==> job 1675: inputs <==
Design cordic_advanced, start of the top module:
module cordic_advanced #(
    parameter DATA_WIDTH = 18,           
    parameter ANGLE_WIDTH = 32,          
    parameter ITERATIONS = 18,           
    parameter PIPELINE_STAGES = 18       
)(
    input  wire                         clk,
    input  wire                         rst_n,
    input  wire                         enable,
    input  wire signed [DATA_WIDTH-1:0] x_in,
    input  wire signed [DATA_WIDTH-1:0] y_in,
    input  wire signed [ANGLE_WIDTH-1:0] z_in,           
    input  wire                         data_valid_in,
    output wire                         data_ready_out,
    output wire signed [DATA_WIDTH:0]   x_out,
    output wire signed [DATA_WIDTH:0]   y_out,
    output wire signed [ANGLE_WIDTH-1:0] z_out,
    output wire                         data_valid_out,
    input  wire                         data_ready_in,
    output wire                         overflow,
    output wire [15:0]                  iterations_count,
    output wire [31:0]                  throughput_counter
);
    localparam real CORDIC_GAIN = 1.646760258121;
    localparam signed [DATA_WIDTH-1:0] K_INVERSE = 
        (DATA_WIDTH == 16) ? 16'd19898 :
        (DATA_WIDTH == 18) ? 18'd79593 :
        (DATA_WIDTH == 20) ? 20'd318371 : 16'd19898;
    function [ANGLE_WIDTH-1:0] atan_lut;
        input integer idx;
        begin
            case(idx)
                0:  atan_lut = 32'h20000000;   
                1:  atan_lut = 32'h12E4051E;   
                2:  atan_lut = 32'h09FB385B;   
                3:  atan_lut = 32'h051111D4;   
                4:  atan_lut = 32'h028B0D43;   
                5:  atan_lut = 32'h0145D7E1;   
                6:  atan_lut = 32'h00A2F61E;   
                7:  atan_lut = 32'h00517C55;   
                8:  atan_lut = 32'h0028BE53;   
                9:  atan_lut = 32'h00145F2E;   
                10: atan_lut = 32'h000A2F98;   
                11: atan_lut = 32'h000517CC;   
                12: atan_lut = 32'h00028BE6;   
                13: atan_lut = 32'h000145F3;   
                14: atan_lut = 32'h0000A2F9;
                15: atan_lut = 32'h0000517D;
                16: atan_lut = 32'h000028BE;
  ...
Settings: LEC_CHECK=0, ABC_AREA=1, CAP_MARGIN=20, CORE_ASPECT_RATIO=0.84, CORE_MARGIN=2, CORE_UTILIZATION=72, CTS_CLUSTER_DIAMETER=386, CTS_CLUSTER_SIZE=15, PLACE_DENSITY_LB_ADDON=0.3, SETUP_SLACK_MARGIN=0.23, SLEW_MARGIN=20; clock period 1.7 ns.
run.sh (not shown) runs the stock make flow with config.mk's settings and CLKGATE_MAP_FILE=.
==> inputs of job 685, as changes to job 1675 <==
==> flow/config.mk (replaced) <==
export PLATFORM = sky130hd
export DESIGN_NAME = cordic_advanced
export DESIGN_NICKNAME = cordic_advanced
export VERILOG_FILES = /design/flow/design.v
export SDC_FILE = /design/flow/constraint.sdc
export NUM_CORES = 4
export LEC_CHECK = 0
export CAP_MARGIN = 20
export CORE_MARGIN = 2
export CORE_UTILIZATION = 70
export SLEW_MARGIN = 20
==> flow/constraint.sdc (replaced) <==
create_clock -name core_clock -period 3.7 [get_ports {clk}]
set_input_delay 0.7400 -clock core_clock [delete_from_list [all_inputs] [get_ports {clk}]]
set_output_delay 0.7400 -clock core_clock [all_outputs]
set_load 0.01 [all_outputs]
==> notes <==
Job 1675 stopped in detailed placement (3_5_place_dp) on DPL-0033. Job 685 reached the layout checks and failed them: negative setup slack.
Area after synthesis: job 1675 is higher than job 685 (12%).
Of job 685 and job 1675, job 1675 has the higher die size (gap about 8%, measured against job 1675).
Against job 1675, the synthesized cell count of job 685 is smaller by about 30%.

* * *

==> inputs of trial 40 <==
Starting RTL as in the previous note.
export LEC_CHECK = 0
export CAP_MARGIN = 20
export CORE_ASPECT_RATIO = 0.5
export CORE_MARGIN = 2
export CORE_UTILIZATION = 72
export CTS_CLUSTER_DIAMETER = 363
export CTS_CLUSTER_SIZE = 100
export PLACE_DENSITY = 0.38
export SETUP_SLACK_MARGIN = 0.46
export SLEW_MARGIN = 20
create_clock -name core_clock -period 2.43 [get_ports {clk}]
==> build 58 (differences from trial 40) <==
==> flow/config.mk (replaced) <==
export PLATFORM = sky130hd
export DESIGN_NAME = cordic_advanced
export DESIGN_NICKNAME = cordic_advanced
export VERILOG_FILES = /design/flow/design.v
export SDC_FILE = /design/flow/constraint.sdc
export NUM_CORES = 4
export LEC_CHECK = 0
export CAP_MARGIN = 20
export CORE_MARGIN = 2
export CORE_UTILIZATION = 40
export SLEW_MARGIN = 20
==> flow/constraint.sdc (replaced) <==
create_clock -name core_clock -period 4.32 [get_ports {clk}]
set_input_delay 0.8640 -clock core_clock [delete_from_list [all_inputs] [get_ports {clk}]]
set_output_delay 0.8640 -clock core_clock [all_outputs]
set_load 0.01 [all_outputs]
==> build 25 (differences from trial 40) <==
==> flow/config.mk (replaced) <==
export PLATFORM = sky130hd
export DESIGN_NAME = cordic_advanced
export DESIGN_NICKNAME = cordic_advanced
export VERILOG_FILES = /design/flow/design.v
export SDC_FILE = /design/flow/constraint.sdc
export NUM_CORES = 4
export LEC_CHECK = 0
export CAP_MARGIN = 20
export CELL_PAD_IN_SITES_GLOBAL_PLACEMENT = 3
export CORE_MARGIN = 9
export CORE_UTILIZATION = 15
export CTS_CLUSTER_SIZE = 14
export GPL_ROUTABILITY_DRIVEN = 0
export GPL_TIMING_DRIVEN = 1
export MAX_ROUTING_LAYER = met4
export MIN_ROUTING_LAYER = met1
export PLACE_DENSITY_LB_ADDON = 0.18
export SETUP_SLACK_MARGIN = 1.46
export SLEW_MARGIN = 20
export TNS_END_PERCENT = 95
==> flow/constraint.sdc (replaced) <==
create_clock -name core_clock -period 6.37 [get_ports {clk}]
set_input_delay 1.2740 -clock core_clock [delete_from_list [all_inputs] [get_ports {clk}]]
set_output_delay 1.2740 -clock core_clock [all_outputs]
set_load 0.01 [all_outputs]
==> qor summary <==
Status: build 58 finished clean; build 25 finished clean; trial 40 did not finish
Stage where the flow stopped: build 58 -; build 25 -; trial 40 4_1_cts
Non-filler cells, final: build 58 19197; build 25 25965; trial 40 -
Synth-to-Final Area Change: build 58 10.9%; build 25 18.0%; trial 40 -
OpenROAD warnings: build 58 100; build 25 113; trial 40 -
Routed met2 length: build 58 164 mm; build 25 249 mm; trial 40 -
Drc violations: build 58 0; build 25 0; trial 40 -
1st-pass router iterations: build 58 6; build 25 7; trial 40 -
Global-route track usage on met3: build 58 1.90%; build 25 0.993%; trial 40 -
Count of final setup violators: build 58 0; build 25 0; trial 40 -
Congestion Overflow GR: build 58 0; build 25 0; trial 40 -
Nature of the critical path endpoint: build 58 flip-flop; build 25 flip-flop; trial 40 -
Global route hottest layer: build 58 met2; build 25 met2; trial 40 -
Initial antenna violation count: build 58 5; build 25 18; trial 40 -
Chip Width: build 58 561 um; build 25 927 um; trial 40 591 um
Comb area share: build 58 61.5%; build 25 57.7%; trial 40 -
Worst hold path class: build 58 primary input to flip-flop; build 25 primary input to async pin; trial 40 -
Flop count: build 58 1398; build 25 1398; trial 40 -
TritonCTS clock tree: build 58 built; build 25 built; trial 40 -
Antenna diode count: build 58 1; build 25 5; trial 40 -
